==> flow/design.v (excerpt) <==
module rrc_filter #(
	parameter WIDTH = 9
)(
	input logic clk,
	input logic rst,
	input logic signed [WIDTH-1:0] filter_in,
	output logic signed [WIDTH-1:0] filter_out
);
Size: about 290 flip-flops, about 20 I/O pins.
make LEC_CHECK=0 CAP_MARGIN=20 CORE_ASPECT_RATIO=1.03 CORE_MARGIN=2 CORE_UTILIZATION=40 CTS_CLUSTER_SIZE=31 SLEW_MARGIN=20 finish   # period 10.5 ns
run.sh (not shown) runs the stock make flow with config.mk's settings and CLKGATE_MAP_FILE=.
The first run finished with timing, DRC and antenna clean.
Then changed:
--- a/flow/config.mk
+++ b/flow/config.mk
@@ -7,7 +7,8 @@
 export LEC_CHECK = 0
+export ABC_AREA = 1
 export CAP_MARGIN = 20
-export CORE_ASPECT_RATIO = 1.03
 export CORE_MARGIN = 2
-export CORE_UTILIZATION = 40
-export CTS_CLUSTER_SIZE = 31
+export CORE_UTILIZATION = 72
+export CTS_CLUSTER_SIZE = 15
+export SETUP_SLACK_MARGIN = -0.71
 export SLEW_MARGIN = 20
==> flow/constraint.sdc (replaced) <==
create_clock -name core_clock -period 7.19 [get_ports {clk}]
set_input_delay 1.4380 -clock core_clock [delete_from_list [all_inputs] [get_ports {clk}]]
set_output_delay 1.4380 -clock core_clock [all_outputs]
set_load 0.01 [all_outputs]
=>
- This time the run completed, yet does not pass: setup timing
- final area went up by roughly a tenth
- wire length went up by a quarter to a third
- clock-buffer cell count decreases by 4
- sequential share of layout area goes down by 2.6 points
- utilization came out higher by 44 points
- first-iteration DRC count increases by well over a third
- register-to-register slack loses 2.5 ns
Then changed:
--- a/flow/config.mk
+++ b/flow/config.mk
@@ -7,8 +7,5 @@
 export LEC_CHECK = 0
-export ABC_AREA = 1
 export CAP_MARGIN = 20
 export CORE_MARGIN = 2
-export CORE_UTILIZATION = 72
-export CTS_CLUSTER_SIZE = 15
-export SETUP_SLACK_MARGIN = -0.71
+export CORE_UTILIZATION = 38
 export SLEW_MARGIN = 20
==> flow/constraint.sdc (replaced) <==
create_clock -name core_clock -period 10.2 [get_ports {clk}]
set_input_delay 2.0400 -clock core_clock [delete_from_list [all_inputs] [get_ports {clk}]]
set_output_delay 2.0400 -clock core_clock [all_outputs]
set_load 0.01 [all_outputs]
Now the flow passed the timing, DRC and antenna checks.
Wire length is lower by 24%.
Worst setup slack is better by 2.4 ns.

rrc_filter again, from the RTL that the note above started with.
Design rrc_filter, start of the top module:
module rrc_filter #(
	parameter WIDTH = 9
)(
	input logic clk,
	input logic rst,
	input logic signed [WIDTH-1:0] filter_in,
	output logic signed [WIDTH-1:0] filter_out
);
==> flow/config.mk <==
export PLATFORM = sky130hd
export DESIGN_NAME = rrc_filter
export DESIGN_NICKNAME = rrc_filter
export VERILOG_FILES = /design/flow/design.v
export SDC_FILE = /design/flow/constraint.sdc
export NUM_CORES = 4
export LEC_CHECK = 0
export ABC_AREA = 1
export CAP_MARGIN = 20
export CORE_MARGIN = 2
export CORE_UTILIZATION = 72
export CTS_CLUSTER_DIAMETER = 205
export CTS_CLUSTER_SIZE = 25
export HOLD_SLACK_MARGIN = 0.28
export PLACE_DENSITY_LB_ADDON = 0.05
export SETUP_SLACK_MARGIN = 1.75
export SLEW_MARGIN = 20
==> flow/constraint.sdc <==
create_clock -name core_clock -period 5.92 [get_ports {clk}]
set_input_delay 1.1840 -clock core_clock [delete_from_list [all_inputs] [get_ports {clk}]]
set_output_delay 1.1840 -clock core_clock [all_outputs]
set_load 0.01 [all_outputs]
The first run completed, yet does not pass: setup timing.
Next try:
ABC_AREA = unset   (was 1)
CORE_UTILIZATION = 40   (was 72)
CTS_CLUSTER_DIAMETER = unset   (was 205)
CTS_CLUSTER_SIZE = unset   (was 25)
HOLD_SLACK_MARGIN = unset   (was 0.28)
PLACE_DENSITY_LB_ADDON = unset   (was 0.05)
SETUP_SLACK_MARGIN = unset   (was 1.75)
clock period = 11.6 ns   (was 5.92 ns; I/O delays follow)
Now the flow finished clean.
Worst hold slack stays flat.
Area after synthesis goes down by 1.1%.
Count of clock-buffer cells in the layout goes up by 26.
Maximum frequency goes down by 16%.
Routed wire length goes down by 25%.
Via count goes down by 20%.
Flip-flop count stays the same.
Next try:
CORE_UTILIZATION = 71   (was 40)
clock period = 8.33 ns   (was 11.6 ns; I/O delays follow)
The new run reached the layout checks and failed them: setup timing.
Design area went up by 9.7%.
Maximum frequency went up by 10%.
Routed wire length went up by 22%.
Worst setup slack is worse by 2.2 ns.
Next try:
CORE_UTILIZATION = 65   (was 71)
clock period = 5.65 ns   (was 8.33 ns; I/O delays follow)
The new run finished but fails on setup timing.
Routed wire length came out higher by 1.2%.
Worst setup slack degrades by 2.7 ns.
Clock-buffer cell count increases by 7.
Synthesized area is unchanged.
Cell area is higher by 4.1%.

rrc_filter again, from the RTL that the note above started with.
export LEC_CHECK = 0
export CAP_MARGIN = 0
export CELL_PAD_IN_SITES_GLOBAL_PLACEMENT = 1
export CORE_MARGIN = 7
export CORE_UTILIZATION = 40
export CTS_CLUSTER_DIAMETER = 51
export GPL_TIMING_DRIVEN = 0
export MAX_ROUTING_LAYER = met4
export MIN_ROUTING_LAYER = met2
export PLACE_DENSITY = 0.65
export SETUP_SLACK_MARGIN = 1.0
export SLEW_MARGIN = 0
create_clock -name core_clock -period 7.0 [get_ports {clk}]
The starting point completed and failed the layout checks on setup timing.
Change:
CAP_MARGIN = 30   (was 0)
CELL_PAD_IN_SITES_GLOBAL_PLACEMENT = unset   (was 1)
CORE_MARGIN = 2   (was 7)
CTS_CLUSTER_DIAMETER = unset   (was 51)
MIN_ROUTING_LAYER = unset   (was met2)
PLACE_DENSITY = unset   (was 0.65)
SETUP_SLACK_MARGIN = unset   (was 1.0)
clock period = 15.1 ns   (was 7.0 ns; I/O delays follow)
What happened:
- This time the run finished clean
- die size shrinks by a little under a tenth
- fmax shrinks by roughly a tenth
- setup slack improves by 6.6 ns
- clock-buffer cell count shrinks by 10
- sequential share of layout area grows by 1.6 points
- design area shrinks by a few percent
Change:
ABC_AREA = 1   (was unset)
CAP_MARGIN = 20   (was 30)
CORE_UTILIZATION = 72   (was 40)
GPL_TIMING_DRIVEN = unset   (was 0)
MAX_ROUTING_LAYER = unset   (was met4)
PLACE_DENSITY_LB_ADDON = 0.06   (was unset)
SLEW_MARGIN = 20   (was 0)
clock period = 7.31 ns   (was 15.1 ns; I/O delays follow)
Outcome: This time the run finished but failed the layout checks on setup timing. Design area rose by 13%. Global-route usage rose by 24 points. Cell count went up by 4.9%. Routed wire length came out higher by 40%. Register-to-register slack gets worse by 5.5 ns. First-iteration DRC count climbs by 40%. Flip-flop count is unchanged. Core utilization climbs by 44 points. Critical path depth rises by 3. Maximum frequency is higher by 26%.
Change:
ABC_AREA = unset   (was 1)
PLACE_DENSITY_LB_ADDON = unset   (was 0.06)
clock period = 11.6 ns   (was 7.31 ns; I/O delays follow)
What happened:
- This time the run finished clean
- utilization goes down by 9.9 points
- routed wire length falls by 24%
- design area came out lower by 13%
Change:
ABC_AREA = 1   (was unset)
CTS_CLUSTER_SIZE = 15   (was unset)
PLACE_DENSITY_LB_ADDON = 0.16   (was unset)
SETUP_SLACK_MARGIN = 1.65   (was unset)
clock period = 10.3 ns   (was 11.6 ns; I/O delays follow)
Result: Cell area goes up by a few percent; first-iteration DRC count goes up by about a fifth; worst setup slack gets better by 0.43 ns; synthesized cell count goes up by a little under a tenth; fmax goes up by about a fifth; area after synthesis goes up slightly; cell count goes up by a little under a tenth; core utilization goes up by 2.8 points.
Change:
CORE_ASPECT_RATIO = 1.16   (was unset)
TNS_END_PERCENT = 15   (was unset)
clock period = 5.84 ns   (was 10.3 ns; I/O delays follow)
Now the flow finished but fails on setup timing.
Global-route usage rises by 9.6 points.
Die size barely changes.
Fmax falls by 1.7%.
Routed wire length rises by 32%.
Worst setup slack loses 4.6 ns.

Starting RTL as in the previous note.
export LEC_CHECK = 0
export ABC_AREA = 1
export CAP_MARGIN = 0
export CELL_PAD_IN_SITES_GLOBAL_PLACEMENT = 1
export CORE_ASPECT_RATIO = 0.59
export CORE_MARGIN = 2
export CORE_UTILIZATION = 40
export CTS_CLUSTER_DIAMETER = 51
export GPL_TIMING_DRIVEN = 0
export MAX_ROUTING_LAYER = met4
export MIN_ROUTING_LAYER = met2
export PLACE_DENSITY = 0.65
export SETUP_SLACK_MARGIN = 1.0
export SLEW_MARGIN = 0
create_clock -name core_clock -period 7.0 [get_ports {clk}]
The first run reached the layout checks and failed them: setup timing.
Then changed:
- ABC_AREA: 1 -> unset
- CAP_MARGIN: 0 -> 20
- CELL_PAD_IN_SITES_GLOBAL_PLACEMENT: 1 -> unset
- CORE_ASPECT_RATIO: 0.59 -> unset
- CTS_CLUSTER_DIAMETER: 51 -> unset
- GPL_TIMING_DRIVEN: 0 -> unset
- MAX_ROUTING_LAYER: met4 -> unset
- MIN_ROUTING_LAYER: met2 -> unset
- PLACE_DENSITY: 0.65 -> unset
- SETUP_SLACK_MARGIN: 1.0 -> unset
- SLEW_MARGIN: 0 -> 20
- clock period: 7.0 -> 10.5 ns (I/O delays scaled with it)
=> Now the flow completed with no timing, DRC or antenna violations. Clock-buffer cell count grows by 7. Die size shrinks by about 1.1%. Design area shrinks by 7.3%. Global-route usage shrinks by 16 points. Setup slack gets better by 2.8 ns. Hold slack hardly moves. Non-clock buffer count shrinks by 63. Synthesized area shrinks by about 1%.

rrc_filter again, from the RTL that the note above started with.
Design rrc_filter, start of the top module:
module rrc_filter #(
	parameter WIDTH = 9
)(
	input logic clk,
	input logic rst,
	input logic signed [WIDTH-1:0] filter_in,
	output logic signed [WIDTH-1:0] filter_out
);
Settings: LEC_CHECK=0, CAP_MARGIN=20, CELL_PAD_IN_SITES_DETAIL_PLACEMENT=0, CELL_PAD_IN_SITES_GLOBAL_PLACEMENT=0, CORE_ASPECT_RATIO=1.04, CORE_MARGIN=2, CORE_UTILIZATION=71, GPL_ROUTABILITY_DRIVEN=0, MAX_ROUTING_LAYER=met4, PLACE_DENSITY_LB_ADDON=0.04, SETUP_SLACK_MARGIN=1.72, SLEW_MARGIN=20, TNS_END_PERCENT=50; clock period 10.4 ns.
Next try:
--- a/flow/config.mk
+++ b/flow/config.mk
@@ -11,8 +11,8 @@
 export CORE_ASPECT_RATIO = 1.04
-export CORE_MARGIN = 2
-export CORE_UTILIZATION = 71
+export CORE_MARGIN = 8
+export CORE_UTILIZATION = 58
 export GPL_ROUTABILITY_DRIVEN = 0
 export MAX_ROUTING_LAYER = met4
-export PLACE_DENSITY_LB_ADDON = 0.04
-export SETUP_SLACK_MARGIN = 1.72
+export PLACE_DENSITY = 0.42
+export SETUP_SLACK_MARGIN = -0.59
 export SLEW_MARGIN = 20
==> flow/constraint.sdc (replaced) <==
create_clock -name core_clock -period 6.39 [get_ports {clk}]
set_input_delay 1.2780 -clock core_clock [delete_from_list [all_inputs] [get_ports {clk}]]
set_output_delay 1.2780 -clock core_clock [all_outputs]
set_load 0.01 [all_outputs]
The changed run reached the layout checks and failed them: setup timing.
Cell area is higher by 8.3%.
Clock-buffer cell count came out lower by 1.
Setup slack is worse by 3.8 ns.
